$ cat flow/config.mk
export PLATFORM = sky130hd
export DESIGN_NAME = uart_rx
export DESIGN_NICKNAME = uart_rx
export VERILOG_FILES = /design/flow/design.v
export SDC_FILE = /design/flow/constraint.sdc
export NUM_CORES = 4
export LEC_CHECK = 0
export ABC_AREA = 1
export CAP_MARGIN = 20
export CORE_MARGIN = 2
export CORE_UTILIZATION = 62
export CTS_CLUSTER_DIAMETER = 282
export CTS_CLUSTER_SIZE = 99
export SLEW_MARGIN = 20
$ cat flow/constraint.sdc
create_clock -name core_clock -period 49.3 [get_ports {i_Clock}]
set_input_delay 9.8600 -clock core_clock [delete_from_list [all_inputs] [get_ports {i_Clock}]]
set_output_delay 9.8600 -clock core_clock [all_outputs]
set_load 0.01 [all_outputs]
$ cat flow/design.v
module uart_rx
  #(parameter CLKS_PER_BIT = 104)
  (
   input        i_Clock,
   input        i_Rst,
   input        i_Rx_Serial,
   output reg [15:0] o_Rx_Byte,
  output reg square_wave,
  output reg pin1,
  output  reg pin2
  );
  parameter s_IDLE         = 3'b000;
  parameter s_RX_START_BIT = 3'b001;
  parameter s_RX_DATA_BITS = 3'b010;
  parameter s_RX_STOP_BIT  = 3'b011;
  parameter s_CLEANUP      = 3'b100;
  reg  [7:0] data_check;
  reg [7:0] first_8bit;
  reg [7:0] second_8bit;
  reg           r_Rx_Data_R;
  reg           r_Rx_Data;
  reg [15:0]     r_Clock_Count;
  reg [4:0]     r_Bit_Index;  
  reg [15:0]     r_Rx_Byte;
  reg [2:0]     r_SM_Main;
wire [60:0] distZ = 61'hFFFFFFFFFFFFFF;
reg [23:0] counter;
reg toggle;
reg toggle_n;
wire [23:0] store;
wire [15:0] distA;
reg [15:0] distB;
reg stop;
reg [15:0] rpm;
assign distA =40*distZ;
assign store = (rpm == 16'd0) ? 24'hFFFFFF : (18 * 100000)/ rpm;
  always @(posedge i_Clock)
    begin
    if (i_Rst)
    begin
      r_Rx_Data_R <= 1'b1;
      r_Rx_Data   <= 1'b1;
      o_Rx_Byte   <= 16'd0;
      rpm         <= 16'd0;
      counter     <= 24'd0;
      toggle      <= 1'b1;
      distB       <= 16'd0;
      stop        <= 1'b0;
      square_wave <= 1'b1;
      pin1        <= 1'b0;
      pin2        <= 1'b0;
    end
    else
    begin
      r_Rx_Data_R <= i_Rx_Serial;
      r_Rx_Data   <= i_Rx_Serial;
     o_Rx_Byte[15:8] <= second_8bit;
     o_Rx_Byte[7:0] <= first_8bit;
     rpm <= {second_8bit, first_8bit};
toggle_n = toggle;
if (stop==0)
begin
counter <= counter + 1;
if (counter >= store )
begin
toggle_n = ~toggle;
toggle <= toggle_n;
counter<=0;
if (second_8bit[7] == 0)
begin
pin1 <= 0;
pin2 <= 1;
end
else
begin
pin1 <= 1;
pin2 <= 0;
end
if (toggle_n==0)
begin
distB <= distB +1;
end
end
if (distB ==distA)
begin
stop <= 1;
end
else
begin
square_wave <= toggle_n;
end
end
end
end
always @(posedge i_Clock)
begin
    if (i_Rst)
    begin
      r_SM_Main     <= s_IDLE;
      r_Clock_Count <= 16'd0;
      r_Bit_Index   <= 5'd0;
      r_Rx_Byte     <= 16'd0;
      data_check    <= 8'h00;
      first_8bit    <= 8'h00;
      second_8bit   <= 8'h00;
    end
    else
      case (r_SM_Main)
        s_IDLE :
          begin
            r_Clock_Count <= 0;
            r_Bit_Index   <= 0;
            if (r_Rx_Data == 1'b0)           
              r_SM_Main <= s_RX_START_BIT;
            else
              r_SM_Main <= s_IDLE;
          end
        s_RX_START_BIT :
          begin
            if (r_Clock_Count == (CLKS_PER_BIT-1)/2)
              begin
                if (r_Rx_Data == 1'b0)
                  begin
                    r_Clock_Count <= 0;   
                    r_SM_Main     <= s_RX_DATA_BITS;
                  end
                else
                  r_SM_Main <= s_IDLE;
              end
            else
              begin
                r_Clock_Count <= r_Clock_Count + 1;
                r_SM_Main     <= s_RX_START_BIT;
              end
          end  
        s_RX_DATA_BITS :
          begin
            if (r_Clock_Count < CLKS_PER_BIT-1)
              begin
                r_Clock_Count <= r_Clock_Count + 1;
                r_SM_Main     <= s_RX_DATA_BITS;
              end
            else
              begin
                r_Clock_Count          <= 0;
                r_Rx_Byte[r_Bit_Index] <= r_Rx_Data;
                if (r_Bit_Index < 8)
                  begin
                    r_Bit_Index <= r_Bit_Index + 1;
                    r_SM_Main   <= s_RX_DATA_BITS;
                  end
                else
                  begin
						 if (data_check == 8'h01)
						 begin
                   first_8bit <= r_Rx_Byte[7:0];
						 data_check <= 8'h00;
						 end
						 if (data_check == 8'h00)
						 begin
					second_8bit <= r_Rx_Byte[7:0];
						 data_check <= 8'h01;
						 end
                    r_Bit_Index <= 0;
                    r_SM_Main   <= s_RX_STOP_BIT;
                  end
              end
          end  
        s_RX_STOP_BIT :
          begin
            if (r_Clock_Count < CLKS_PER_BIT-1)
              begin
                r_Clock_Count <= r_Clock_Count + 1;
                r_SM_Main     <= s_RX_STOP_BIT;
              end
            else
              begin
                r_Clock_Count <= 0;
                r_SM_Main     <= s_CLEANUP;
              end
          end  
        s_CLEANUP :
          begin
            r_SM_Main <= s_IDLE;
          end
        default :
          r_SM_Main <= s_IDLE;
      endcase
    end
endmodule  
$ cat flow/run.sh
#!/bin/bash
# the make line also repeats each setting of config.mk as NAME=value (left out here)
make -C /OpenROAD-flow-scripts/flow DESIGN_CONFIG=/design/flow/config.mk WORK_HOME=/design/flow/orfs CLKGATE_MAP_FILE= finish
==> results of run 1 <==
per-stage QoR:
step / instance area (um^2) / worst slack, ns / hold WS (ns) / cells
global placement: 42090 / -8.899 / 0.4150 / 7007
detailed placement: 42090 / -12.71 / 0.4228 / 7007
floorplan: 30370 / -12.60 / 0.4026 / 4924
==> results.txt, run 1 <==
Implementation progress

Summing the areas of all xor and xnor instances in the mapped netlist gives 9.943% of the synthesized area. Per the OpenROAD floorplan log, the area of the core is 0.04646 mm^2. Per the OpenROAD floorplan log, the width of the die is 220.5 um.

In this run, the synthesized area fraction spent on and/or/nand/nor cells is recorded as 34.53%. The number of enable-type register cells in the synthesized netlist stands at 0. The flip-flop and latch count after synthesis stands at 114. Yosys reports a chip area of 0.02907 mm^2.

Yosys stat counts 4924 cells in the synthesized netlist. Looking at the gate-level netlist, the highest instance count belongs to sky130_fd_sc_hd__nand2_1. The overall die area stands at 0.04863 mm^2. The synthesized area per cell stands at 5.903 um^2. After synthesis, the netlist uses 68 different library cells. Sorting the synthesized cells by area gives the leading types as sky130_fd_sc_hd__ha_1, sky130_fd_sc_hd__nand2_1, sky130_fd_sc_hd__inv_1. After technology mapping, the gate count stands at 4924. By area, the combinational part of the netlist is dominated by simple AND/OR/NAND/NOR gates.

The half-perimeter wire length after detailed placement stands at 89.36 mm. sky130_fd_sc_hd__ha_1 takes more of the synthesized area than any other cell. The synthesized netlist occupies a cell area of 0.02907 mm^2. Post-synth the commonest register cell is sky130_fd_sc_hd__dfxtp_1. The area share of the largest cell type after synthesis stands at 16.87%. The share of synthesized cell area in and-or and or-and compound cells stands at 20.33%. In this run the core area contains 79 standard-cell rows. The flow did not finish. The sequential-to-total area share from yosys stat stands at 7.851%. The synthesis warning total stands at 1.

The commonest cells after synthesis are sky130_fd_sc_hd__nand2_1, sky130_fd_sc_hd__inv_1, sky130_fd_sc_hd__a21oi_1, sky130_fd_sc_hd__ha_1, sky130_fd_sc_hd__nor2_1. The post-synth net total stands at 5319. The first error in the log reads "[ERROR DPL-0038] Utilization greater than 100%, impossible to legalize". The I/O pin total stands at 22. The fraction of registers with async set/reset stands at 0%. The stage where the run came to a stop is clock tree synthesis (4_1_cts).

The last weighted congestion value of the routability-driven placer stands at 1.017. The floorplan step set the die height to 220.5 um. The initial standard-cell utilization of the core stands at 62.57%. Input and output buffers added on the ports amount to 21. The synthesis run shows multiplexers occupying 0.03444% of the cell area. The cell-mix breakdown from Yosys lists the adder-cell area share as 16.87%.
==> run 2, diff against run 1 <==
- CORE_UTILIZATION: 62 -> 72
- CTS_CLUSTER_DIAMETER: 282 -> not set
- CTS_CLUSTER_SIZE: 99 -> not set
- MAX_ROUTING_LAYER: not set -> met4
- PLACE_DENSITY_LB_ADDON: not set -> 0.2
- TNS_END_PERCENT: not set -> 5
- clock period: 49.3 -> 60.8 ns (I/O delays scaled with it)
==> run 2 against run 1 <==
  * Die area shrank 14%
  * The flow stops in global routing (5_1_grt)
  * Area after synthesis is the same
  * Synthesized cell count is the same
==> results.txt, run 2 <==
Implementation progress

The initial utilization of the core area, before any placement, comes to 72.99%. The cell sitting at the root of the clock tree is a sky130_fd_sc_hd__clkbuf_16. Of the post-synthesis cell area, the part taken by muxes is 0.03444%. The H-tree generated during clock tree synthesis spans 4 levels. Grouping non-sequential cells by family puts the most area in simple AND/OR/NAND/NOR gates.

Per the run summary, the flow got no further than global routing (5_1_grt). According to the I/O placement log, the pin count is 22. The number of buffers inserted during clock tree synthesis stands at 17.

The post-synthesis xor/xnor area fraction stands at 9.943%. Warnings reported by Yosys during synthesis add up to 1. In the Yosys stats the netlist draws on 68 distinct library cells.

According to the CTS report, the clock sink count is 114. The area share of the largest cell type after synthesis stands at 16.87%. Overall routing resource usage recorded by global route was 97.03%. The post-synth net total stands at 5319.

The share of synthesized cell area in and-or and or-and compound cells stands at 20.33%. The run stopped with a tool error. The fraction of registers with async set/reset stands at 0%. The first error in the log reads "[ERROR GRT-0232] Routing congestion too high. Check the congestion heatmap in the GUI".

The die covers 0.04199 mm^2. The leftover overflow at the end of global routing stands at 2209. The maximum buffer depth of the clock tree stands at 2. In this run the tool buffered the top-level ports with 21 buffer cells. The summed standard-cell area reported by yosys stands at 0.02907 mm^2. For reference, full adder, half adder and majority cells occupy 16.87% of the area reported after synthesis. For this run the detailed placement stage logged an HPWL of 66.45 mm.

In this run the mean area of a mapped cell was 5.903 um^2. By count the netlist is led by sky130_fd_sc_hd__nand2_1, sky130_fd_sc_hd__inv_1, sky130_fd_sc_hd__a21oi_1, sky130_fd_sc_hd__ha_1, sky130_fd_sc_hd__nor2_1. The main area contributors are sky130_fd_sc_hd__ha_1, sky130_fd_sc_hd__nand2_1, sky130_fd_sc_hd__inv_1.

Of all cell types, the one taking the most synthesized area is sky130_fd_sc_hd__ha_1. Counting flops and latches in the post-synthesis netlist gives 114. The area fraction in and, or, nand and nor cells stands at 34.53%.

In the Yosys report the total cell count is 4924. The post-synthesis instance total stands at 4924. The x dimension of the die stands at 204.9 um. For this run, the leading register cell type out of synthesis is sky130_fd_sc_hd__dfxtp_1. Summing every instance area after synthesis gives 0.02907 mm^2.

The pre-CTS setup slack stands at -3.090 ns. Summing the sequential cell areas from Yosys gives 7.851% of the chip area. The number of enable-type register cells in the synthesized netlist stands at 0. By instance count, the leading cell after synthesis is sky130_fd_sc_hd__nand2_1. After detailed placement, the design holds a cell count of 5568.

The number of placement rows stands at 73. The final weighted congestion recorded by global placement is 1.067. The post-cts hold buffer count stands at 0.

Measured along the y axis, the die boundary spans 204.9 um. In this run the standard cell core region covers 0.03982 mm^2.
[run 2: timing repair]
item / 4_1_cts
gates cloned: 8
resized: 77
pin swaps: 41
hold endpoints to repair: 0
endpoints found under the setup margin: 44
setup buffers: 57
[run 2: metrics by stage]
| stage | hold slack [ns] | instance area, um^2 |
|---|---|---|
| 4_1_cts | 0.4303 | 32920 |
| 3_5_place_dp | 0.4247 | 31530 |
| 3_3_place_gp | 0.4176 | 31530 |
| 2_1_floorplan | 0.4026 | 30110 |
[run 2: per-layer routing]
| metal | track usage, % | GRT overflow |
|---|---|---|
| met1 | 87.53 | 79 |
| met2 | 118.0 | 1627 |
| met3 | 79.99 | 61 |
| met4 | 105.1 | 442 |
| met5 | - | - |
==> run 3, diff against run 2 <==
- CTS_CLUSTER_DIAMETER: not set -> 329
- CTS_CLUSTER_SIZE: not set -> 99
- MAX_ROUTING_LAYER: met4 -> not set
- PLACE_DENSITY: not set -> 0.38
- PLACE_DENSITY_LB_ADDON: 0.2 -> not set
- TNS_END_PERCENT: 5 -> 20
- clock period: 60.8 -> 53.4 ns (I/O delays scaled with it)
==> run 3 against run 2 <==
  * Die area unchanged
  * Area after synthesis unchanged
  * The flow stops in detailed placement (3_5_place_dp)
  * Synthesized cell count unchanged
==> results.txt, run 3 <==
Implementation progress

The run stopped with a tool error. Per the run summary, the flow got no further than detailed placement (3_5_place_dp). The first error in the log reads "[ERROR DPL-0038] Utilization greater than 100%, impossible to legalize".

In this run, the synthesized area fraction spent on adder and majority cells is recorded as 16.87%. The x dimension of the die stands at 204.9 um. The distinct cell type count after synthesis stands at 68.

In the synthesized netlist, the number of instances is 4924. The cell-mix breakdown from Yosys lists the XOR/XNOR area share as 9.943%. The synthesized netlist was found by Yosys to have 4924 cells. For this run, the chip area from Yosys synthesis comes to 0.02907 mm^2. After floorplanning, the core was sized to cover 0.03982 mm^2. The flip-flop and latch count after synthesis stands at 114. In this run the core area contains 73 standard-cell rows. As logged by OpenROAD, the buffers inserted on ports number 21. The initial utilization of the core area, before any placement, comes to 72.99%. The synthesized area per cell stands at 5.903 um^2. Ranked by instance count, the synthesized netlist is headed by sky130_fd_sc_hd__nand2_1, sky130_fd_sc_hd__inv_1, sky130_fd_sc_hd__a21oi_1, sky130_fd_sc_hd__ha_1, sky130_fd_sc_hd__nor2_1.

The last weighted congestion value of the routability-driven placer stands at 1.050. The die covers 0.04199 mm^2. After Yosys synthesis, and, or, nand and nor cells account for 34.53% of the synthesized area. The cell-mix breakdown from Yosys lists the compound-gate area share as 20.33%. The area share of the largest cell type after synthesis stands at 16.87%. Of the post-synthesis cell area, the part taken by muxes is 0.03444%. The cell area after synthesis stands at 0.02907 mm^2.

Of all flip-flops after synthesis, the portion carrying an async set or reset was 0%. Synthesis produced a netlist with a net count of 5319. The I/O pin total stands at 22.

The sequential-to-total area share from yosys stat stands at 7.851%. Among all flip-flop cells after synthesis, the most frequent one is sky130_fd_sc_hd__dfxtp_1. The warning tally printed by Yosys for this design is 1. The biggest area contributor in the post-synthesis netlist is sky130_fd_sc_hd__ha_1.

According to the floorplan report, the die height is 204.9 um. By instance count, the leading cell after synthesis is sky130_fd_sc_hd__nand2_1. Yosys mapped a number of flops with a built-in enable equal to 0. Sorting the synthesized cells by area gives the leading types as sky130_fd_sc_hd__ha_1, sky130_fd_sc_hd__nand2_1, sky130_fd_sc_hd__inv_1. For reference, the top logic cell family by area is simple AND/OR/NAND/NOR gates.
[run 3: stage by stage]
step	hold slack [ns]	setup WS, ns
2_1_floorplan	0.4026	-8.496
3_3_place_gp	0.4155	-4.328
==> run 4, diff against run 3 <==
- ABC_AREA: 1 -> 0
- CAP_MARGIN: 20 -> 15
- CORE_ASPECT_RATIO: not set -> 1.55
- CORE_UTILIZATION: 72 -> 19
- CTS_CLUSTER_DIAMETER: 329 -> not set
- CTS_CLUSTER_SIZE: 99 -> not set
- MIN_ROUTING_LAYER: not set -> met1
- PLACE_DENSITY: 0.38 -> not set
- SETUP_SLACK_MARGIN: not set -> 5.0
- TNS_END_PERCENT: 20 -> 100
- clock period: 53.4 -> 85.5 ns (I/O delays scaled with it)
==> run 4 against run 3 <==
  * The run now finishes clean
  * Die area went up to 3.8 times the previous value
  * Synthesized cell count is 12% lower
  * Area after synthesis is 3.2% higher
==> results.txt, run 4 <==
On the backend side, the flow ran end to end.

Summing the sequential cell areas from Yosys gives 7.611% of the chip area. Looking at hold timing, the worst path starts from r_SM_Main[1]. After Yosys synthesis, AND-OR and OR-AND compound gates account for 30.52% of the synthesized area.

The timing report shows that the slowest cell on the worst path is sky130_fd_sc_hd__or4_4. The final timing report lists clock skew as 0.009893 ns. OpenROAD reports that the post-layout worst path occupies 89.55% of the period. STA puts the critical path data required time at 85.80 ns. The worst reg-to-reg setup slack stands at 8.94 ns. The distinct cell type count after synthesis stands at 116. Global routing used 13.03% of the available tracks.

Per STA, the startpoint of the critical path is o_Rx_Byte[4]. The count of TritonRoute iterations in the first routing pass stands at 5. In this run the remaining antenna-violating nets after routing total 0. The pre-CTS setup slack stands at -0.6878 ns.

After routing the design area is 0.03730 mm^2. The clock transition at the registers of the reported paths stands at 0.06 ns. After Yosys synthesis, and, or, nand and nor cells account for 28.20% of the synthesized area. The number of failing setup endpoints in the final timing report stands at 0.

The hold violation total from the final report stands at 0. For the pin with the worst max-slew slack, the measured transition is 1.156 ns. The top fanout value on the critical path stands at 18. The count of pins over their slew limit stands at 0.

Post-synth the commonest register cell is sky130_fd_sc_hd__dfxtp_1. For the worst reg-to-reg path, the startpoint reported by OpenROAD is o_Rx_Byte[4].

The horizontal die dimension reported for this design is 323.1 um. The path with the worst hold slack has its endpoint at r_SM_Main[0]. Ranked by instance count, the synthesized netlist is headed by sky130_fd_sc_hd__nor2_1, sky130_fd_sc_hd__ha_1, sky130_fd_sc_hd__a21oi_1, sky130_fd_sc_hd__nand2_1, sky130_fd_sc_hd__o21ai_0.

In this design, the critical path's most frequently occurring cell is sky130_fd_sc_hd__o21ai_1. The initial antenna violation count was 0. For this configuration, the core starts out at a cell density of 19.11%. Yosys attributes the largest share of cell area to sky130_fd_sc_hd__ha_1, sky130_fd_sc_hd__dfxtp_1, sky130_fd_sc_hd__a21oi_1. Measured along the y axis, the die boundary spans 498.6 um. For this run, the detailed router reports a per-instance via density of 5.118.

The tree is rooted in a sky130_fd_sc_hd__clkbuf_16. The floorplan has 181 rows. Per the slew report, the remaining headroom to the max-slew limit stands at 22.37%.

The timing report notes that buffer and inverter cells on the critical path total 27. TritonCTS built the clock tree.

The number of maximum-capacitance violations recorded for the run is 0. The area fraction in mux cells stands at 4.361%. The half-perimeter wire length after detailed placement stands at 84.38 mm.

The flip-flop and latch count after synthesis stands at 114. The number of global-route vias before repair stands at 32930. The leftover overflow at the end of global routing stands at 0. The capture point of the worst register-to-register path is recorded as distB[15].

The synthesized area per cell stands at 6.939 um^2. The worst setup path is launched from a register. The most frequently used library cell after synthesis is sky130_fd_sc_hd__nor2_1. After clock tree synthesis, the flow added hold-fix buffers numbering 0. Setup repair after global routing left no endpoint under its margin. The last weighted congestion value of the routability-driven placer stands at 0.9372. The arrival time of data at the critical path endpoint stands at 76.86 ns. In this run the full chip footprint comes out at 0.1611 mm^2. TritonRoute output was used to compute an average wire per cell of 16.84 um. The post-synthesis xor/xnor area fraction stands at 8.930%.

The run finished with no timing, DRC or antenna violations. Per STA, the highest per-stage delay on the worst path measures 0.57 ns.

Detailed-route iteration 0 reported a violation count of 2199. Entering global routing, the biggest net connects 76 pins. The synthesized netlist has a Yosys-reported chip area of 0.02998 mm^2. The final worst slack stands at 8.937 ns. The type recorded for the worst min-delay path is reg2reg. The depth of the worst register-to-register path stands at 437. The level count of the clock H-tree stands at 4. The I/O pin total stands at 22.

Yosys stat counts 4321 cells in the synthesized netlist. In this run the deepest clock path goes through 2 buffers. By startpoint and endpoint, the worst setup path is classified as reg2reg. Detailed placement reports a standard cell area of 0.03372 mm^2. In this design, the largest share of critical-path delay is due to AND-OR/OR-AND gates. The filler cell count stands at 17240. The number of sinks driven by the clock tree stands at 114. The worst setup path is captured at a register. The synthesis warning total stands at 1.

The number of cells traversed by the worst hold path stands at 1. The number of warnings in the stage logs stands at 32.

The clock period could shrink to 76.56 ns. The diode insertion count for antenna repair stands at 0. Per the detail_route report, the via count comes to 34070.

The global-route wire length before repair stands at 171.7 mm. The number of buffers inserted during clock tree synthesis stands at 17. Of the post-synthesis cell area, the dominant cell type holds 16.36%. The area growth from synthesis to final layout stands at 24.39%.

The fraction of registers with async set/reset stands at 0%. The final wirelength stands at 112.1 mm. The post-synthesis instance total stands at 4321.

The cell area after synthesis stands at 0.02998 mm^2. Clock latency on the worst-skew pair, taken at its later pin, is 0.44 ns. The logic depth of the worst path, buffers included stands at 437.

The net count after synthesis is 4716. After Yosys synthesis, full adders, half adders and majority gates account for 16.36% of the synthesized area. Yosys shows that the main logic family after synthesis is AND-OR/OR-AND gates. For this run, the top clock speed supported by timing is 13.06 MHz. The number of enable-type register cells in the synthesized netlist stands at 0. The buffer_ports step reported a buffer count of 21. The cell type that accounts for the most area after synthesis is sky130_fd_sc_hd__ha_1. The core region is 0.1569 mm^2. The count of unresolved DRC violations after routing stands at 0. The total number of nets in the final design stands at 4934. Following the worst setup path forward leads to its endpoint at distB[15].
run 4: routing by layer:
metal	global-route usage (%)	part of all wire [%]	vias to the layer above	wire length, um
met5	0	0	-	0
met4	8.379	7.4	0	8321
li1	-	-	16510	-
met3	1.124	3.8	451	4224
met1	13.84	38	16080	42670
met2	24.33	51	1027	56870
run 4: timing repair:
item | CTS | global route
pin swaps | 21 | 137
gates cloned | 2 | 6
resized | 97 | 296
buffers inserted | 33 | 111
endpoints found under the setup margin | 44 | 44
run 4: through the flow:
stage                     hold slack [ns]  TNS, ns  std cells  util, %
after detailed placement           0.4363   -10.45       6472    21.49
after global routing               0.4379        0       6656    23.76
after global placement             0.4224        0       6472    21.49
after CTS                          0.4409        0       6539    22.29
final                              0.4306        0       6656    23.76
after floorplan                    0.3945        0       4321        -
run 4: final cells by class:
cell class	count	area (um^2)	area share, %
repair buffers	322	2671	7.162
inverters	182	686.9	1.842
clock inverters	14	128.9	0.3455
flip-flops and latches	114	2285	6.126
multi-input cells	3902	28450	76.29
well taps	2104	2633	7.058
clock buffers	18	439.2	1.177
==> run 5, diff against run 4 <==
- ABC_AREA: 0 -> 1
- CAP_MARGIN: 15 -> 20
- CORE_ASPECT_RATIO: 1.55 -> not set
- CORE_UTILIZATION: 19 -> 72
- HOLD_SLACK_MARGIN: not set -> -0.09
- MAX_ROUTING_LAYER: not set -> met4
- MIN_ROUTING_LAYER: met1 -> not set
- PLACE_DENSITY_LB_ADDON: not set -> 0.2
- SETUP_SLACK_MARGIN: 5.0 -> not set
- TNS_END_PERCENT: 100 -> 5
- clock period: 85.5 -> 59.8 ns (I/O delays scaled with it)
==> run 5 against run 4 <==
  * The run now fails in global routing (5_1_grt)
  * Synthesized cell count up 14%
  * Area after synthesis down 3.1%
  * Die area down 74%
==> results.txt, run 5 <==
Implementation progress

The run stopped with a tool error. It got as far as global routing (5_1_grt) and failed there. The first error in the log reads "[ERROR GRT-0232] Routing congestion too high. Check the congestion heatmap in the GUI". Per the CTS log, the buffer count on the longest clock path is 2. After synthesis, the most frequently instantiated cells are sky130_fd_sc_hd__nand2_1, sky130_fd_sc_hd__inv_1, sky130_fd_sc_hd__a21oi_1, sky130_fd_sc_hd__ha_1, sky130_fd_sc_hd__nor2_1. Yosys shows that the main logic family after synthesis is simple AND/OR/NAND/NOR gates.

The area fraction in and, or, nand and nor cells stands at 34.53%. The last weighted congestion value of the routability-driven placer stands at 1.048. Global routing finished with a remaining overflow of 1650.

For this run, the leading register cell type out of synthesis is sky130_fd_sc_hd__dfxtp_1. The synthesized area per cell stands at 5.903 um^2. Before placement the cells fill 72.99% of the core.

The half-perimeter wire length after detailed placement stands at 65.91 mm. The number of placement rows stands at 73. CTS added clock buffers totalling 17.

The x dimension of the die stands at 204.9 um. The post-synthesis instance total stands at 4924. The floorplan step defined a core boundary enclosing 0.03982 mm^2.

Per the CTS log, the root buffer master is sky130_fd_sc_hd__clkbuf_16. The number of cells in the design after placement stands at 5603. The area fraction in mux cells stands at 0.03444%. After synthesis, the cell types taking the most area are sky130_fd_sc_hd__ha_1, sky130_fd_sc_hd__nand2_1, sky130_fd_sc_hd__inv_1. After synthesis, the design contains 4924 cells according to Yosys. The synthesized netlist devotes 9.943% of its cell area to XOR and XNOR gates. The height of the die stands at 204.9 um. The overall die area stands at 0.04199 mm^2. The fraction of registers with async set/reset stands at 0%. The chip area line in the Yosys stat output reads 0.02907 mm^2.

The I/O pin total stands at 22. In this run, the synthesized area fraction spent on AND-OR/OR-AND gates is recorded as 20.33%. The number of buffers added on ports stands at 21.

The most common cell in the synthesized netlist is sky130_fd_sc_hd__nand2_1. Counting every net in the synthesized netlist gives 5319. The level count of the clock H-tree stands at 4. The post-synth register bit count is 114. Yosys mapped a number of flops with a built-in enable equal to 0.

The cell area after synthesis stands at 0.02907 mm^2. The total track usage stands at 95.27%. Per the synthesis report, the number of distinct cell types is 68. The sequential-to-total area share from yosys stat stands at 7.851%. The number of sinks driven by the clock tree stands at 114. In this run, the synthesized area fraction spent on adder and majority cells is recorded as 16.87%. For this run, the number of Yosys warnings is 1. The area share of the largest cell type after synthesis stands at 16.87%. Per the synthesis report, the dominant area consumer among library cells is sky130_fd_sc_hd__ha_1. Prior to clock tree synthesis, the placed netlist has a worst setup slack of -3.046 ns.
[run 5: timing repair]
item / 4_1_cts
hold buffers: 0
cloned: 11
gates resized: 104
endpoints found under the setup margin: 44
setup buffers: 84
pin swaps: 73
[run 5: stage by stage]
stage / instance area [um^2] / TNS, ns
after floorplan: 30110 / -80.05
after CTS: 33550 / 0
after detailed placement: 31800 / -107.45
after global placement: 31800 / -8.661
[run 5: metal layers]
metal  GRT overflow  global-route usage, %
met4            314                  101.4
met5              -                      -
met3             70                  79.73
met2           1178                  112.5
met1             88                  88.58
==> run 6, diff against run 5 <==
- CAP_MARGIN: 20 -> 5
- CORE_UTILIZATION: 72 -> 67
- CTS_CLUSTER_DIAMETER: not set -> 380
- HOLD_SLACK_MARGIN: -0.09 -> not set
- PLACE_DENSITY_LB_ADDON: 0.2 -> not set
- TNS_END_PERCENT: 5 -> 40
- clock period: 59.8 -> 60.4 ns (I/O delays scaled with it)
==> run 6 against run 5 <==
  * The run again fails in global routing (5_1_grt)
  * Die area up 7.3%
  * Synthesized cell count unchanged
  * Area after synthesis unchanged
==> results.txt, run 6 <==
Implementation progress

The run stopped with a tool error. Progress stopped at global routing (5_1_grt). Per the synthesis report, the adder-cell share of the synthesized area is 16.87%. The distinct cell type count after synthesis stands at 68. The commonest cells after synthesis are sky130_fd_sc_hd__nand2_1, sky130_fd_sc_hd__inv_1, sky130_fd_sc_hd__a21oi_1, sky130_fd_sc_hd__ha_1, sky130_fd_sc_hd__nor2_1. Summing the areas of all compound-gate instances in the mapped netlist gives 20.33% of the synthesized area.

The area share of the largest cell type after synthesis stands at 16.87%. Among all flip-flop cells after synthesis, the most frequent one is sky130_fd_sc_hd__dfxtp_1. The fraction of registers with async set/reset stands at 0%.

Yosys mapped a number of flops with a built-in enable equal to 0. The count of buffers added on input and output ports is 21. In this run the vertical extent of the chip is 212.3 um. By area, the combinational part of the netlist is dominated by simple AND/OR/NAND/NOR gates.

After Yosys synthesis, XOR and XNOR cells account for 9.943% of the synthesized area. Yosys stat counts 4924 cells in the synthesized netlist. In this run, placement finished with an instance count of 5654.

After synthesis the cells add up to 0.02907 mm^2. The maximum buffer depth of the clock tree stands at 2. After floorplanning, the core was sized to cover 0.04298 mm^2. The post-cts hold buffer count stands at 0. The main area contributors are sky130_fd_sc_hd__ha_1, sky130_fd_sc_hd__nand2_1, sky130_fd_sc_hd__inv_1. The number of placement rows stands at 76. Yosys reported a register bit count of 114. The level count of the clock H-tree stands at 4. The area fraction in and, or, nand and nor cells stands at 34.53%.

Before placement the cells fill 67.63% of the core. Summing the sequential cell areas from Yosys gives 7.851% of the chip area. The biggest area contributor in the post-synthesis netlist is sky130_fd_sc_hd__ha_1. The I/O pin total stands at 22. In this run the clock root is driven by a sky130_fd_sc_hd__clkbuf_16. The overall die area stands at 0.04507 mm^2.

The synthesis warning total stands at 1. The last weighted congestion value of the routability-driven placer stands at 1.025. The post-synth net total stands at 5319. TritonCTS reports the number of clock sinks as 114. The number of buffers inserted during clock tree synthesis stands at 17. Synthesis handed over a netlist of 4924 instances. Dividing the synthesized area by the synthesized cell count gives 5.903 um^2. Multiplexer cells account for 0.03444% of the synthesized area. The horizontal die dimension reported for this design is 212.3 um. In the post-synthesis netlist, the cell with the most instances is sky130_fd_sc_hd__nand2_1. For this run the detailed placement stage logged an HPWL of 65.51 mm.

The chip area line in the Yosys stat output reads 0.02907 mm^2.
-- run 6: what timing repair did --
| action | 4_1_cts |
|---|---|
| resized | 54 |
| cloned | 5 |
| setup endpoints to repair | 44 |
| pin swaps | 35 |
| setup buffers | 31 |
-- run 6: through the flow --
stage,instance area [um^2],worst slack (ns)
floorplan,30370,-1.496
global placement,32070,-0.9818
detailed placement,32070,-2.607
CTS,33130,0.007049
==> run 7, diff against run 6 <==
- CAP_MARGIN: 5 -> 20
- CORE_ASPECT_RATIO: not set -> 1.43
- CORE_UTILIZATION: 67 -> 72
- CTS_CLUSTER_DIAMETER: 380 -> 329
- CTS_CLUSTER_SIZE: not set -> 99
- MAX_ROUTING_LAYER: met4 -> not set
- PLACE_DENSITY: not set -> 0.38
- TNS_END_PERCENT: 40 -> 15
- clock period: 60.4 -> 62.8 ns (I/O delays scaled with it)
==> run 7 against run 6 <==
  * The flow again stops in global routing (5_1_grt)
  * Synthesized cell count unchanged
  * Area after synthesis unchanged
  * Die area is 6.8% lower
==> results.txt, run 7 <==
Implementation progress

In this run, the synthesized area fraction spent on and/or/nand/nor cells is recorded as 34.53%. Counting every net in the synthesized netlist gives 5319. The run ended at global routing (5_1_grt).

Of the post-synthesis cell area, the part taken by muxes is 0.03444%. The first error in the log reads "[ERROR GRT-0228] Horizontal edge usage exceeds the maximum allowed. (6, 11) usage=65535 limit=3200". After synthesis, flip-flops and latches occupy 7.851% of the total area. The area share of the largest cell type after synthesis stands at 16.87%. The distinct cell type count after synthesis stands at 68.

The flip-flop and latch count after synthesis stands at 114. The initial utilization of the core area, before any placement, comes to 72.53%. Of the combinational cells, the family taking the most area is simple AND/OR/NAND/NOR gates.

The number of enable-type register cells in the synthesized netlist stands at 0. The post-synthesis cell count from yosys stands at 4924. The number of placement rows stands at 88. Per the CTS log, the root buffer master is sky130_fd_sc_hd__clkbuf_16. The flow did not finish. Yosys reports that the most numerous cell types are sky130_fd_sc_hd__nand2_1, sky130_fd_sc_hd__inv_1, sky130_fd_sc_hd__a21oi_1, sky130_fd_sc_hd__ha_1, sky130_fd_sc_hd__nor2_1. The biggest area contributor in the post-synthesis netlist is sky130_fd_sc_hd__ha_1. The adder-cell share of the synthesized area stands at 16.87%. After synthesis the cells add up to 0.02907 mm^2.

The die covers 0.04202 mm^2. Setup slack on the worst path after placement came out at -2.484 ns. The x dimension of the die stands at 172.0 um. The share of synthesized cell area in and-or and or-and compound cells stands at 20.33%.

The level count of the clock H-tree stands at 4. The count of buffers added on input and output ports is 21. The post-synthesis xor/xnor area fraction stands at 9.943%. The most common cell in the synthesized netlist is sky130_fd_sc_hd__nand2_1. The maximum buffer depth of the clock tree stands at 2. The summed standard-cell area reported by yosys stands at 0.02907 mm^2.

In this run the standard cell core region covers 0.04008 mm^2. The last weighted congestion value of the routability-driven placer stands at 1.050. The most used flip-flop cell after synthesis is sky130_fd_sc_hd__dfxtp_1.

Per the post-synthesis stats, the area per cell is 5.903 um^2. Once detailed placement completed, the half-perimeter wirelength came to 66.95 mm. In this run, CTS created clock tree buffers numbering 17. The synthesis warning total stands at 1. The post-synthesis instance total stands at 4924. Of all flip-flops after synthesis, the portion carrying an async set or reset was 0%. According to the floorplan report, the die height is 244.3 um. The floorplan report gives the top-level pin count as 22. The number of sinks driven by the clock tree stands at 114. Ranked by total cell area, the synthesized netlist is headed by sky130_fd_sc_hd__ha_1, sky130_fd_sc_hd__nand2_1, sky130_fd_sc_hd__inv_1.
-- run 7: metrics by stage --
stage / area [um^2] / cells
after CTS: 31870 / 5591
after detailed placement: 30960 / 5535
after global placement: 30960 / 5535
after floorplan: 29840 / 4924
-- run 7: what timing repair did --
| action | CTS |
|---|---|
| cloned | 6 |
| hold buffers | 0 |
| gates resized | 45 |
| setup endpoints to repair | 44 |
| pin swaps | 15 |
| setup buffers | 18 |
==> run 8, diff against run 7 <==
- ABC_AREA: 1 -> not set
- CORE_ASPECT_RATIO: 1.43 -> not set
- CORE_UTILIZATION: 72 -> 67
- CTS_CLUSTER_DIAMETER: 329 -> not set
- CTS_CLUSTER_SIZE: 99 -> not set
- MAX_ROUTING_LAYER: not set -> met4
- PLACE_DENSITY: 0.38 -> not set
- TNS_END_PERCENT: 15 -> not set
- clock period: 62.8 -> 70.1 ns (I/O delays scaled with it)
==> run 8 against run 7 <==
  * The run again fails in global routing (5_1_grt)
  * Synthesized cell count shrank 12%
  * Area after synthesis increased by 3.2%
  * Die area increased by 11%
==> results.txt, run 8 <==
Implementation progress

Warnings reported by Yosys during synthesis add up to 1. Per the CTS log, the root buffer master is sky130_fd_sc_hd__clkbuf_16. The cell area after synthesis stands at 0.02998 mm^2. Of the combinational cells, the family taking the most area is AND-OR/OR-AND gates. The number of enable-type register cells in the synthesized netlist stands at 0.

The synthesized area per cell stands at 6.939 um^2. The main area contributors are sky130_fd_sc_hd__ha_1, sky130_fd_sc_hd__dfxtp_1, sky130_fd_sc_hd__a21oi_1. The post-synth net total stands at 4716.

The most common cell in the synthesized netlist is sky130_fd_sc_hd__nor2_1. Counting instances in the post-synthesis netlist gives the leading cell types as sky130_fd_sc_hd__nor2_1, sky130_fd_sc_hd__ha_1, sky130_fd_sc_hd__a21oi_1, sky130_fd_sc_hd__nand2_1, sky130_fd_sc_hd__o21ai_0. Synthesis produced a netlist whose cell count is 4321. For reference, compound AND-OR and OR-AND cells occupy 30.52% of the area reported after synthesis.

The number of sinks driven by the clock tree stands at 114. It got as far as global routing (5_1_grt) and failed there. The post-synthesis xor/xnor area fraction stands at 8.930%.

In the floorplan report the effective utilization is 67.80%. The synthesis report names the predominant flop master as sky130_fd_sc_hd__dfxtp_1. The leftover overflow at the end of global routing stands at 1440.

The post-cts hold buffer count stands at 0. The summed standard-cell area reported by yosys stands at 0.02998 mm^2. The maximum buffer depth of the clock tree stands at 2.

The wire-length estimate of the detail-placed layout is 81.34 mm. The last weighted congestion value of the routability-driven placer stands at 1.085. The initialized floorplan defines 77 standard-cell rows. The run stopped with a tool error. The die covers 0.04646 mm^2. The core outline area stands at 0.04422 mm^2. The area share of the largest cell type after synthesis stands at 16.36%. In this run the horizontal extent of the chip is 215.5 um. Looking at area per cell type in the netlist, the leader is sky130_fd_sc_hd__ha_1. The level count of the clock H-tree stands at 4.

In this run, CTS created clock tree buffers numbering 17. The number of buffers added on ports stands at 21. Summing the areas of all and, or, nand and nor instances in the mapped netlist gives 28.20% of the synthesized area.

According to the floorplan report, the die height is 215.5 um. In the Yosys report the total cell count is 4321. The fraction of registers with async set/reset stands at 0%. Counting flops and latches in the post-synthesis netlist gives 114. The tool reported: "[ERROR GRT-0232] Routing congestion too high. Check the congestion heatmap in the GUI". Of the post-synthesis cell area, the part taken by muxes is 4.361%.

For this design the top-level I/O count stands at 22. The adder-cell share of the synthesized area stands at 16.36%. In the global route stage, overall resource usage came out at 95.86%. The distinct cell type count after synthesis stands at 116. The share of the Yosys chip area taken by registers is 7.611%.
[run 8: stage by stage]
stage | util [%] | setup TNS [ns] | std cells | cell area, um^2 | setup WS, ns
after floorplan | - | -98.02 | 4321 | 31750 | -2.664
after global placement | 84.77 | -11.57 | 5579 | 37490 | -0.5269
after detailed placement | 84.77 | -109.82 | 5579 | 37490 | -2.848
after CTS | 89.37 | -8.879 | 5688 | 39520 | -0.5547
[run 8: timing repair]
item | CTS
setup endpoints to repair | 44
gates cloned | 3
buffers inserted | 74
gates resized | 152
pin swaps | 122
[run 8: routing by layer]
layer	GRT overflow	GRT usage [%]
met5	-	-
met4	335	100.6
met3	55	84.41
met2	977	109.3
met1	73	90.29
==> run 9, diff against run 8 <==
- ABC_AREA: not set -> 1
- CAP_MARGIN: 20 -> 35
- CORE_ASPECT_RATIO: not set -> 0.52
- CORE_UTILIZATION: 67 -> 72
- PLACE_DENSITY_LB_ADDON: not set -> 0.2
- clock period: 70.1 -> 60.6 ns (I/O delays scaled with it)
==> run 9 against run 8 <==
  * The run again fails in global routing (5_1_grt)
  * Area after synthesis shrank 3.1%
  * Die area shrank 9.4%
  * Synthesized cell count grew 14%
==> results.txt, run 9 <==
Implementation progress

The post-synthesis cell count from yosys stands at 4924. In the synthesized netlist, the cells that appear most often are sky130_fd_sc_hd__nand2_1, sky130_fd_sc_hd__inv_1, sky130_fd_sc_hd__a21oi_1, sky130_fd_sc_hd__ha_1, sky130_fd_sc_hd__nor2_1. The area fraction in mux cells stands at 0.03444%. The CTS log lists the clock sinks for this run as 114. The share of synthesized cell area in and-or and or-and compound cells stands at 20.33%.

The total track usage stands at 101.4%. The core outline area stands at 0.04012 mm^2. Note, the detailed placer reported a final HPWL of 77.10 mm.

The overall die area stands at 0.04208 mm^2. The tool reported: "[ERROR GRT-0232] Routing congestion too high. Check the congestion heatmap in the GUI". The cell-mix breakdown from Yosys lists the adder-cell area share as 16.87%. The sequential-to-total area share from yosys stat stands at 7.851%. The post-CTS hold buffer count recorded in the log is 0. At the end of routability-driven placement, the weighted congestion stood at 1.103.

In this run the count of I/O pins placed on the die edge is 22. Among all cell types in the netlist, the one instantiated most often is sky130_fd_sc_hd__nand2_1. The number of buffers inserted during clock tree synthesis stands at 17. The fraction of registers with async set/reset stands at 0%. The area fraction in and, or, nand and nor cells stands at 34.53%. The die is 148.9 um tall. For this configuration, the core starts out at a cell density of 72.45%.

The number of nets handed over by synthesis was 5319. The post-synthesis instance total stands at 4924. Yosys reported a register bit count of 114. The synthesis warning total stands at 1. It got as far as global routing (5_1_grt) and failed there. The leftover overflow at the end of global routing stands at 2056. The summed standard-cell area reported by yosys stands at 0.02907 mm^2. In the synthesized netlist, the dominant kind of combinational cell is simple AND/OR/NAND/NOR gates.

The cell area that synthesis handed to floorplanning was 0.02907 mm^2. The maximum buffer depth of the clock tree stands at 2. The number of enable-type register cells in the synthesized netlist stands at 0. Input and output buffers added on the ports amount to 21. According to the floorplan report, the die width is 282.6 um. The biggest area contributor in the post-synthesis netlist is sky130_fd_sc_hd__ha_1. The run stopped with a tool error. The main area contributors are sky130_fd_sc_hd__ha_1, sky130_fd_sc_hd__nand2_1, sky130_fd_sc_hd__inv_1. The number of placement rows stands at 53. The number of different library cells used by synthesis comes to 68.

Per the CTS log, the root buffer master is sky130_fd_sc_hd__clkbuf_16. The commonest register cell is sky130_fd_sc_hd__dfxtp_1. The placed instance area stands at 0.03215 mm^2. The post-synthesis xor/xnor area fraction stands at 9.943%. After synthesis, the mean cell area works out to 5.903 um^2. The area share of the largest cell type after synthesis stands at 16.87%.

Per the CTS log, the maximum H-tree level is 4.
run 9: metrics by stage:
stage          worst slack [ns]  cells  setup TNS (ns)  utilization [%]
2_1_floorplan            -1.296   4924          -26.80                -
3_3_place_gp            -0.8495   5635          -12.47            80.09
3_5_place_dp             -3.716   5636         -135.78            80.13
4_1_cts               0.0007532   5759               0            85.03
run 9: routing by layer:
| layer | track usage, % | GRT overflow |
|---|---|---|
| met3 | 92.45 | 229 |
| met2 | 113.0 | 1183 |
| met4 | 104.9 | 405 |
| met1 | 96.43 | 239 |
| met5 | - | - |
run 9: repair_timing:
item	4_1_cts
endpoints found under the setup margin	44
pin swaps	86
resized	165
cloned	11
buffers inserted	80
==> run 10, diff against run 9 <==
- ABC_AREA: 1 -> 0
- CAP_MARGIN: 35 -> 0
- CORE_ASPECT_RATIO: 0.52 -> not set
- CORE_UTILIZATION: 72 -> 49
- CTS_CLUSTER_DIAMETER: not set -> 50
- GPL_ROUTABILITY_DRIVEN: not set -> 0
- GPL_TIMING_DRIVEN: not set -> 1
- MAX_ROUTING_LAYER: met4 -> met5
- PLACE_DENSITY: not set -> 0.54
- PLACE_DENSITY_LB_ADDON: 0.2 -> not set
- SETUP_SLACK_MARGIN: not set -> 3.75
- SLEW_MARGIN: 20 -> 30
- clock period: 60.6 -> 58.2 ns (I/O delays scaled with it)
==> run 10 against run 9 <==
  * Now fails the layout checks on setup timing
  * Synthesized cell count fell by 12%
  * Die area increased by 50%
  * Area after synthesis up 3.2%
==> results.txt, run 10 <==
On the backend side, the flow ran end to end.

The post-layout period usage of the worst path stands at 133.3%. The critical path runs through a total of 462 cells. The number of nets handed over by synthesis was 4716. Note that the worst hold path type here is reg2reg. The global-route wire length before repair stands at 219.9 mm. After synthesis, the largest family of logic cells by area is AND-OR/OR-AND gates.

The filler cell count stands at 3024. The height of the die stands at 251.4 um. The startpoint identified for the worst register-to-register timing path is o_Rx_Byte[12]. The post-CTS hold buffer count recorded in the log is 0. The final worst slack stands at -19.38 ns.

The worst setup path is of the reg2reg kind. The main area contributors are sky130_fd_sc_hd__ha_1, sky130_fd_sc_hd__dfxtp_1, sky130_fd_sc_hd__a21oi_1. The core region is 0.06047 mm^2. The floorplan step records an initial core utilization of 49.58%. Compared with the post-synthesis result, the final layout area differs by 78.05%. The number of failing setup endpoints in the final timing report stands at 44. The average via count per standard cell stands at 6.515. The tightest hold path in the finished design has a slack of 0.4323 ns. The flow ran to the end, but the layout failed its checks. The flip-flop and latch count after synthesis stands at 114. For this run the top cell type by instance count after synthesis was sky130_fd_sc_hd__nor2_1. The cell-mix breakdown from Yosys lists the XOR/XNOR area share as 8.930%. The area fraction in and, or, nand and nor cells stands at 28.20%. The max-slew check reports its worst relative slack as 30.76%. STA classifies the critical path endpoint as a register. The total overflow left after global routing is 0.

The number of global-route vias before repair is 43430. The initial antenna violation count stands at 8. The worst setup path is launched from a register. According to the timing report, the critical path is launched from o_Rx_Byte[12].

The top fanout value on the critical path stands at 23. The cell that appears most often on the critical path is sky130_fd_sc_hd__buf_4. The hold violation total from the final report stands at 0. The most used flip-flop cell after synthesis is sky130_fd_sc_hd__dfxtp_1. According to the CTS report, the clock sink count is 114. Summed over all instances, the cell type with the most area after synthesis is sky130_fd_sc_hd__ha_1. The routed length on met1 stands at 59.63 mm. The logs give a warning total of 37. The portion of synthesized area spent on multiplexers is 4.361%. Setup repair after global routing could not meet its margin everywhere. Looking at the reg2reg group, the worst path ends at distB[11]. Before any placement, the netlist area is recorded as 0.02998 mm^2. Buffers placed on the I/O ports in this run total 21. In this run, CTS created clock tree buffers numbering 17. Per the synthesis report, the adder-cell share of the synthesized area is 16.36%. The count of unresolved DRC violations after routing stands at 0. For this run, the number of Yosys warnings is 1. Leaving out buffers and inverters, the combinational logic in the layout accounts for 0.03073 mm^2. The slew of the pin with the lowest slew margin stands at 1.034 ns. Yosys mapped a number of flops with a built-in enable equal to 0. The total met3 wirelength after detailed routing stands at 20.32 mm.

The skew report gives the latency at the later pin of the worst-skew pair as 0.45 ns. The routed design shows a wire length per standard cell of 23.11 um. The maximum buffer depth of the clock tree stands at 2.

A synthesized cell averages 6.939 um^2. The level count of the clock H-tree stands at 4. The report lists the number of standard-cell rows as 90.

The finished design was reported to have a net count of 6939. The area share of the largest cell type after synthesis stands at 16.36%. In this build the clock could be raised as far as 12.89 MHz. The post-synthesis instance total stands at 4321. The data required time reported for the critical path is 58.47 ns. The number of buffer and inverter instances along the worst setup path stands at 138.

For reference, the critical path is captured by distB[11]. In the final timing run, aggregate negative setup slack is -839.82 ns. The arrival time of data at the critical path endpoint stands at 77.85 ns. In the synthesized netlist, the cells that appear most often are sky130_fd_sc_hd__nor2_1, sky130_fd_sc_hd__ha_1, sky130_fd_sc_hd__a21oi_1, sky130_fd_sc_hd__nand2_1, sky130_fd_sc_hd__o21ai_0. Among all stages on the critical path, the largest delay is contributed by sky130_fd_sc_hd__a21oi_2. Routed signal wires occupy layers up through met5. The worst reg-to-reg setup slack stands at -19.38 ns. Counting I/O delays and the setup requirement, the final critical path takes 77.58 ns. The pre-antenna-repair detailed-routing pass consisted of 8 iterations. In this run the layout check failures are setup timing. Across the routed clock network, the largest skew measured is 0.03312 ns. The post-synthesis cell count from yosys stands at 4321. Once detail routing completed, the nets flagged for antenna violations numbered 0. Summing all flip-flop and latch instances after layout gives 0.002290 mm^2. The path with the worst hold slack has its endpoint at r_SM_Main[0]. The share of synthesized cell area in and-or and or-and compound cells stands at 30.52%. The sum of met2 wire segment lengths after detailed routing stands at 73.33 mm. In this design, the largest share of critical-path delay is due to AND-OR/OR-AND gates. The synthesis report gives the async set-or-reset register share as 0%.

Clock tree synthesis selected as its root buffer the cell sky130_fd_sc_hd__clkbuf_16. The total of max-cap violations stands at 0. According to the dpl log, the detail-placed design has an HPWL of 90.85 mm.

Along the worst hold path, the cell count comes to 1. The x dimension of the die stands at 251.4 um. According to the floorplan report, the total die area is 0.06319 mm^2. The clock transition at the registers of the reported paths stands at 0.07 ns.

The I/O pin total stands at 22. The largest net degree at the start of global routing stands at 76. The detailed router placed 47860 vias in this run. The number of different library cells used by synthesis comes to 116.

The total track usage stands at 42.38%. The number of DRC violations after detailed-routing iteration 0 stands at 6558. The worst stage delay on the critical path stands at 0.69 ns. The worst hold path begins at r_SM_Main[1]. The final wirelength stands at 169.8 mm. Logic depth along the worst register-to-register path is recorded as 462.

In the Yosys report, the sequential cells make up 7.611% of the chip area. TritonCTS built the clock tree. The count of pins over their slew limit stands at 0.

Post-synthesis, Yosys gives the total cell area as 0.02998 mm^2.
==> run 10: layout make-up <==
class                           instances  area share (%)
Multi-Input combinational cell       3901           57.57
Timing Repair Buffer                 2328           33.88
Sequential cell                       114           4.289
Tap cell                              782           1.833
Inverter                              182           1.296
Clock buffer                           19          0.8695
Clock inverter                         13          0.2344
Antenna cell                            7         0.03281
==> run 10: per-layer routing <==
| metal | global-route usage (%) | up-vias |
|---|---|---|
| met2 | 72.66 | 3751 |
| met5 | 0 | - |
| met4 | 26.90 | 8 |
| met1 | 49.99 | 21930 |
| li1 | - | 20560 |
| met3 | 5.353 | 1608 |
==> run 10: metrics by stage <==
| stage | setup WS [ns] | util (%) | instance area, um^2 | std cells |
|---|---|---|---|---|
| finish | -19.38 | 88.28 | 53390 | 7346 |
| global route | -22.10 | 88.26 | 53370 | 7340 |
| CTS | -11.71 | 83.15 | 50280 | 7178 |
| detailed placement | -14.74 | 73.36 | 44360 | 6647 |
| global placement | -13.07 | 73.36 | 44360 | 6647 |
| floorplan | -14.56 | - | 31750 | 4321 |
==> run 10: repair_timing <==
action	4_1_cts	5_1_grt
setup endpoints to repair	44	44
gates cloned	5	1
pin swaps	279	350
resized	321	377
setup buffers	494	160
==> run 11, diff against run 10 <==
- ABC_AREA: 0 -> not set
- CAP_MARGIN: 0 -> 20
- CORE_UTILIZATION: 49 -> 54
- CTS_CLUSTER_DIAMETER: 50 -> not set
- CTS_CLUSTER_SIZE: not set -> 69
- GPL_ROUTABILITY_DRIVEN: 0 -> not set
- GPL_TIMING_DRIVEN: 1 -> 0
- HOLD_SLACK_MARGIN: not set -> 0.01
- MAX_ROUTING_LAYER: met5 -> met4
- PLACE_DENSITY: 0.54 -> not set
- SETUP_SLACK_MARGIN: 3.75 -> not set
- SLEW_MARGIN: 30 -> 20
- clock period: 58.2 -> 152.0 ns (I/O delays scaled with it)
==> run 11 against run 10 <==
  * The run now finishes clean
  * Critical path depth increased by 4
  * Clock skew decreased by 0.023 ns
  * Sequential cell count unchanged
  * Non-clock buffer count decreased by 2172
  * Critical path type unchanged
==> results.txt, run 11 <==
On the backend side, the flow ran end to end.

The flow ran to the end and the layout has no timing, DRC or antenna violations. In this run the vertical extent of the chip is 239.6 um.

The critical path crosses 466 cells after its start point. The synthesis run shows multiplexers occupying 4.361% of the cell area. In this run, the synthesized area fraction spent on adder and majority cells is recorded as 16.36%. The first TritonRoute pass finished after 6 iterations. The final layout report lists a filler cell count of 5545. Per the timing report, the achievable frequency comes out to 9.035 MHz. Per the TritonCTS log, the buffer count is 17.

When the netlist entered floorplanning its net count stood at 4716. The share of synthesized cell area in and-or and or-and compound cells stands at 30.52%. Compared with the post-synthesis result, the final layout area differs by 6.501%.

Per the hold report, the tightest min-delay path originates at r_SM_Main[1]. The later pin in the worst-skew pair is clocked with a latency of 0.43 ns. The number of warnings in the stage logs stands at 34.

The cell area after synthesis stands at 0.02998 mm^2. Looking at the clock tree report, the maximum root-to-sink buffer count equals 2. After detailed routing, the number of vias per cell comes to 6.166.

The count of unresolved DRC violations after routing stands at 0. On the critical path, the stage with the largest delay is an instance of sky130_fd_sc_hd__o41ai_1. The worst register-to-register path has a depth of 466.

The stat command in Yosys gives a chip area of 0.02998 mm^2. The core outline area stands at 0.05499 mm^2.

The last weighted congestion value of the routability-driven placer stands at 0.9393. The post-synthesis instance total stands at 4321. The number of buffer and inverter instances along the worst setup path stands at 57. The distinct cell type count after synthesis stands at 116. The final timing summary puts the cycle share of the worst path at 72.82%.

The synthesis run identifies the leading combinational cell family as AND-OR/OR-AND gates. According to the floorplan log, the row count is 86.

Per Yosys stat, the portion of area used by sequential elements is 7.611%. The fraction of registers with async set/reset stands at 0%. The final wirelength stands at 92.36 mm. The worst setup path is captured at a register. Per the Yosys statistics, synthesis produced 4321 cells. The worst reg-to-reg setup slack stands at 41.31 ns. The min-delay analysis places its worst path in the category reg2reg.

The tree built by TritonCTS fans out to 114 sinks. The post-cts hold buffer count stands at 0. The count of pins over their slew limit stands at 0. By instance count, the cell type seen most on the critical path is sky130_fd_sc_hd__o21ai_0. The post-cts sizing count stands at 0.

The kind of cell with the highest combined delay along the critical path is AND-OR/OR-AND gates. The I/O pin total stands at 22. The number of failing setup endpoints in the final timing report stands at 0. Once the floorplan was initialized, standard cells occupied 54.53% of the core. The worst register-to-register path begins at o_Rx_Byte[0]. Following the worst setup path forward leads to its endpoint at distB[15]. The worst setup path is of the reg2reg kind. The final antenna-violating net count stands at 0. The number of enable-type register cells in the synthesized netlist stands at 0. Entering global routing, the biggest net connects 31 pins. In this run, synthesis produced a sequential element count of 114. Per the layout area report, the register area comes to 0.002282 mm^2. The slew check shows that the tightest pin keeps a relative margin of 24.84%. The overall die area stands at 0.05743 mm^2.

The synthesis warning total stands at 1. Post-CTS timing repair inserted 0 buffers for setup. The leftover overflow at the end of global routing stands at 0.

Between clock sinks in the finished design, the worst skew comes to 0.01051 ns. By count the netlist is led by sky130_fd_sc_hd__nor2_1, sky130_fd_sc_hd__ha_1, sky130_fd_sc_hd__a21oi_1, sky130_fd_sc_hd__nand2_1, sky130_fd_sc_hd__o21ai_0. The final setup TNS stands at 0 ns.

The capture point of the worst register-to-register path is recorded as distB[15]. In this run the worst setup path begins at o_Rx_Byte[0]. Per the synthesis report, the XOR/XNOR share of the synthesized area is 8.930%.

Looking at area per cell type in the netlist, the leader is sky130_fd_sc_hd__ha_1. The hold violation total from the final report stands at 0. The total track usage stands at 32.54%.

The slew of the pin with the lowest slew margin stands at 1.127 ns. The half-perimeter wire length after detailed placement stands at 73.59 mm.

The number of global-route vias before repair stands at 28450. The synthesized area per cell stands at 6.939 um^2. The area fraction in and, or, nand and nor cells stands at 28.20%. The level count of the clock H-tree stands at 4. The initial antenna violation count was 2. For hold timing, the worst endpoint is r_SM_Main[0].

The number of buffers added on ports stands at 21. The first global-routing pass estimated 149.0 mm of wire. The script logs the mean routed wire length per placed instance as 17.99 um.

The number of cells in the design after placement stands at 5100. Of all nets on the critical path, the largest fanout is 13. The arrival time of data at the critical path endpoint stands at 110.99 ns. The number of DRC violations after detailed-routing iteration 0 stands at 2371.

Once layout is complete, the cells apart from fillers number 5133. In this run the horizontal extent of the chip is 239.6 um. Yosys attributes the largest share of cell area to sky130_fd_sc_hd__ha_1, sky130_fd_sc_hd__dfxtp_1, sky130_fd_sc_hd__a21oi_1. The synthesis report names the predominant flop master as sky130_fd_sc_hd__dfxtp_1.

TritonCTS built the clock tree. The total number of nets in the final design stands at 4766. STA classifies the critical path startpoint as a register.

Per the post-place timing report, worst setup slack is 43.18 ns. The timing report gives the biggest stage delay along the critical path as 0.94 ns. The tree is rooted in a sky130_fd_sc_hd__clkbuf_16.

The via count of the routed design stands at 31650. The critical path in the final layout is reported with a setup slack of 41.31 ns. Hold analysis shows the worst path with a depth of 1. On the reported timing paths, the clock transition at the registers reads 0.07 ns. Per the synthesis report, the single largest cell type by area occupies 16.36% of cell area. The area occupied by multi-input gates stands at 0.02650 mm^2. Setup repair after global routing left no endpoint under its margin. The total of max-cap violations stands at 0. The time the final worst path needs with I/O delays and setup stands at 110.69 ns. By instance count, the leading cell after synthesis is sky130_fd_sc_hd__nor2_1. STA puts the critical path data required time at 152.30 ns.
-- run 11: routing by layer --
layer / wire, um / track usage, % / vias to the layer above
met4: 1576 / 6.250 / 0
met5: 0 / - / -
met3: 5260 / 3.261 / 103
li1: - / - / 16200
met2: 39560 / 49.95 / 799
met1: 45970 / 46.16 / 14550
-- run 11: cell type report --
| cell class | instances | share of cell area (%) |
|---|---|---|
| buffer | 125 | 1.626 |
| sequential | 114 | 7.147 |
| inverter | 182 | 2.139 |
| clock inverter | 13 | 0.3918 |
| multi-input combinational | 3900 | 83.00 |
| timing repair buffer | 31 | 1.340 |
| clock buffer | 19 | 1.418 |
| antenna | 1 | 0.007836 |
| tap | 748 | 2.931 |
-- run 11: through the flow --
step                hold WS, ns  instance area [um^2]  util, %
floorplan                0.3945                 29980        -
global placement         0.4061                 31130    56.61
detailed placement       0.4117                 31350    57.02
CTS                      0.4255                 31930    58.07
global route             0.4491                 31930    58.08
finish                   0.4231                 31930    58.08
==> run 12, diff against run 11 <==
- CORE_UTILIZATION: 54 -> 40
- CTS_CLUSTER_SIZE: 69 -> not set
- GPL_TIMING_DRIVEN: 0 -> not set
- HOLD_SLACK_MARGIN: 0.01 -> not set
- MAX_ROUTING_LAYER: met4 -> not set
- clock period: 152.0 -> 65.4 ns (I/O delays scaled with it)
==> run 12 against run 11 <==
  * The layout now fails its checks (setup timing)
  * Critical path depth down 15
  * Maximum frequency rose by 51%
  * Register-to-register slack got worse by 49 ns
  * Area after synthesis is the same
==> results.txt, run 12 <==
On the backend side, the flow ran end to end.

The flow ran to the end, but the layout failed its checks. The layout checks failed on setup timing. The number of sinks driven by the clock tree stands at 114. The maximum buffer depth of the clock tree stands at 2.

The final layout contains 6758 nets. Setup repair after global routing could not meet its margin everywhere. The post-layout period usage of the worst path stands at 111.9%.

The area fraction in mux cells stands at 4.361%. The sum of met2 wire segment lengths after detailed routing stands at 64.73 mm. The final worst slack stands at -7.811 ns.

Following the worst setup path forward leads to its endpoint at distB[15]. The height of the die stands at 277.8 um. The filler cell count stands at 5606. The initial standard-cell utilization of the core stands at 40.34%.

Per the detail_route log, the uppermost layer with routed signals is met5. The stat command in Yosys gives a chip area of 0.02998 mm^2. The last timing report of the flow puts the setup violation total at 44. The flip-flop and latch count after synthesis stands at 114. After synthesis, the mean cell area works out to 6.939 um^2. TritonCTS built the clock tree.

By count the netlist is led by sky130_fd_sc_hd__nor2_1, sky130_fd_sc_hd__ha_1, sky130_fd_sc_hd__a21oi_1, sky130_fd_sc_hd__nand2_1, sky130_fd_sc_hd__o21ai_0. The detailed router placed 42500 vias in this run. The average via count per standard cell stands at 5.786.

The final core utilization stands at 69.71%. The launch point of the critical path was reported as o_Rx_Byte[13]. The total track usage stands at 32.44%. The worst hold path begins at r_SM_Main[1]. The area growth from synthesis to final layout stands at 72.78%. The commonest register cell is sky130_fd_sc_hd__dfxtp_1.

The count of TritonRoute iterations in the first routing pass stands at 6. The level count of the clock H-tree stands at 4.

The synthesized design contains 0 enable-type register cells. In the final report, the number of hold violations comes to 0. Among the stages of the critical path, the cell type that occurs most often is sky130_fd_sc_hd__buf_4.

The post-cts hold buffer count stands at 0. The slew of the pin with the lowest slew margin stands at 1.071 ns. The area fraction of the largest cell type after synthesis is 16.36%. The arrival time of data at the critical path endpoint stands at 73.47 ns. Detailed placement ended at an HPWL of 90.70 mm. STA lists the startpoint of the worst register-to-register path as o_Rx_Byte[13].

Counting I/O delays and the setup requirement, the final critical path takes 73.21 ns. Per STA, the highest per-stage delay on the worst path measures 0.52 ns.

The initial antenna violation count stands at 1. Per the detail_route report, DRC violations left total 0. According to the hold report, the worst path is of the reg2reg type. In the final report, the number of pins over their slew limit comes to 0. Clock skew on the completed layout was measured at 0.01743 ns. The final wirelength stands at 137.4 mm. The last weighted congestion value of the routability-driven placer stands at 0.9686. The routed length on met1 stands at 55.55 mm. Clock tree synthesis selected as its root buffer the cell sky130_fd_sc_hd__clkbuf_16. The final antenna-violating net count stands at 0. Before CTS, the worst setup slack after placement is -7.657 ns. The top fanout value on the critical path stands at 11. Yosys attributes the largest share of cell area to sky130_fd_sc_hd__ha_1, sky130_fd_sc_hd__dfxtp_1, sky130_fd_sc_hd__a21oi_1. The number of buffers added on ports stands at 21.

Clock-pin slew was measured on the worst setup and hold paths at 0.06 ns. The final setup TNS stands at -332.96 ns. Synthesis produced a netlist with a net count of 4716.

The post-synthesis instance total stands at 4321. The worst setup path is launched from a register. Yosys shows that the main logic family after synthesis is AND-OR/OR-AND gates. STA classifies the critical path endpoint as a register. The fraction of registers with async set/reset stands at 0%. The number of buffers inserted during clock tree synthesis stands at 17. The largest net degree at the start of global routing stands at 76.

The cell type that accounts for the most area after synthesis is sky130_fd_sc_hd__ha_1. The overall die area stands at 0.07716 mm^2. The worst-case max-slew headroom was logged as 28.04%. The number of buffer and inverter instances along the worst setup path stands at 95.

For this run the top cell type by instance count after synthesis was sky130_fd_sc_hd__nor2_1. The synthesis warning total stands at 1. In the detailed route, the total length drawn on met3 is 9.501 mm. The core outline area stands at 0.07432 mm^2.

Static timing analysis puts the maximum clock frequency at 13.66 MHz. The I/O pin total stands at 22. Measured in cells, the most critical reg-to-reg path has a length of 451.

The cell area after synthesis stands at 0.02998 mm^2. Per the synthesis report, the AND-OR/OR-AND share of the synthesized area is 30.52%. For hold timing, the worst endpoint is r_SM_Main[0]. The x dimension of the die stands at 277.8 um. The kind of cell with the highest combined delay along the critical path is AND-OR/OR-AND gates.

For reference, full adder, half adder and majority cells occupy 16.36% of the area reported after synthesis. The number of global-route vias before repair came to 40990. The endpoint identified for the worst register-to-register timing path is distB[15]. According to the timing report, the data required time at the worst endpoint equals 65.66 ns. The number of warnings in the stage logs stands at 35. Among all stages on the critical path, the largest delay is contributed by sky130_fd_sc_hd__or4_4. Of the synthesized area, sequential elements account for 7.611%.

The worst reg-to-reg setup slack stands at -7.81 ns. The report counts max-capacitance violations totalling 0. For reference, XOR and XNOR gates occupy 8.930% of the area reported after synthesis.

For this design, Yosys synthesis ends with a cell count of 4321. The number of cells traversed by the worst hold path stands at 1. The number of placement rows stands at 100.

The global-route wire length before repair stands at 208.1 mm. The distinct cell type count after synthesis stands at 116. The clock latency of the later-clocked register in the worst-skew pair stands at 0.42 ns.

The total overflow left after global routing is 0. In this run, the number of DRC markers left after iteration 0 of detailed routing was 3328.

The critical path is of the reg2reg type. The final routed wire length divided by cell count stands at 18.71 um. The logic depth of the worst path, buffers included stands at 451. The area fraction in and, or, nand and nor cells stands at 28.20%.
==> run 12: metal layers <==
layer  GRT usage, %  up-vias
met2          56.48     1775
met4          14.54        2
li1               -    20180
met1          40.00    19920
met3          3.664      626
met5              0        -
==> run 12: final cells by class <==
type	instances	area (um^2)	area share (%)
antenna	2	5.005	0.009660
multi-input combinational	3903	30490	58.85
tap	969	1212	2.340
clock buffer	18	439.2	0.8477
inverter	182	691.9	1.336
sequential	114	2288	4.417
timing repair buffer	2145	16490	31.82
clock inverter	13	197.7	0.3816
==> run 12: what timing repair did <==
action	CTS	global route
gates resized	390	212
hold endpoints to repair	0	0
setup endpoints to repair	44	44
cloned	6	1
pin swaps	288	286
setup buffers	393	108
==> run 12: per-stage QoR <==
| step | instances | cell area (um^2) | hold slack [ns] |
|---|---|---|---|
| final | 7346 | 51810 | 0.4213 |
| after detailed placement | 6816 | 44400 | 0.4072 |
| after global routing | 7344 | 51800 | 0.4519 |
| after global placement | 6816 | 44400 | 0.3971 |
| after CTS | 7243 | 49970 | 0.4261 |
| after floorplan | 4321 | 31750 | 0.3945 |
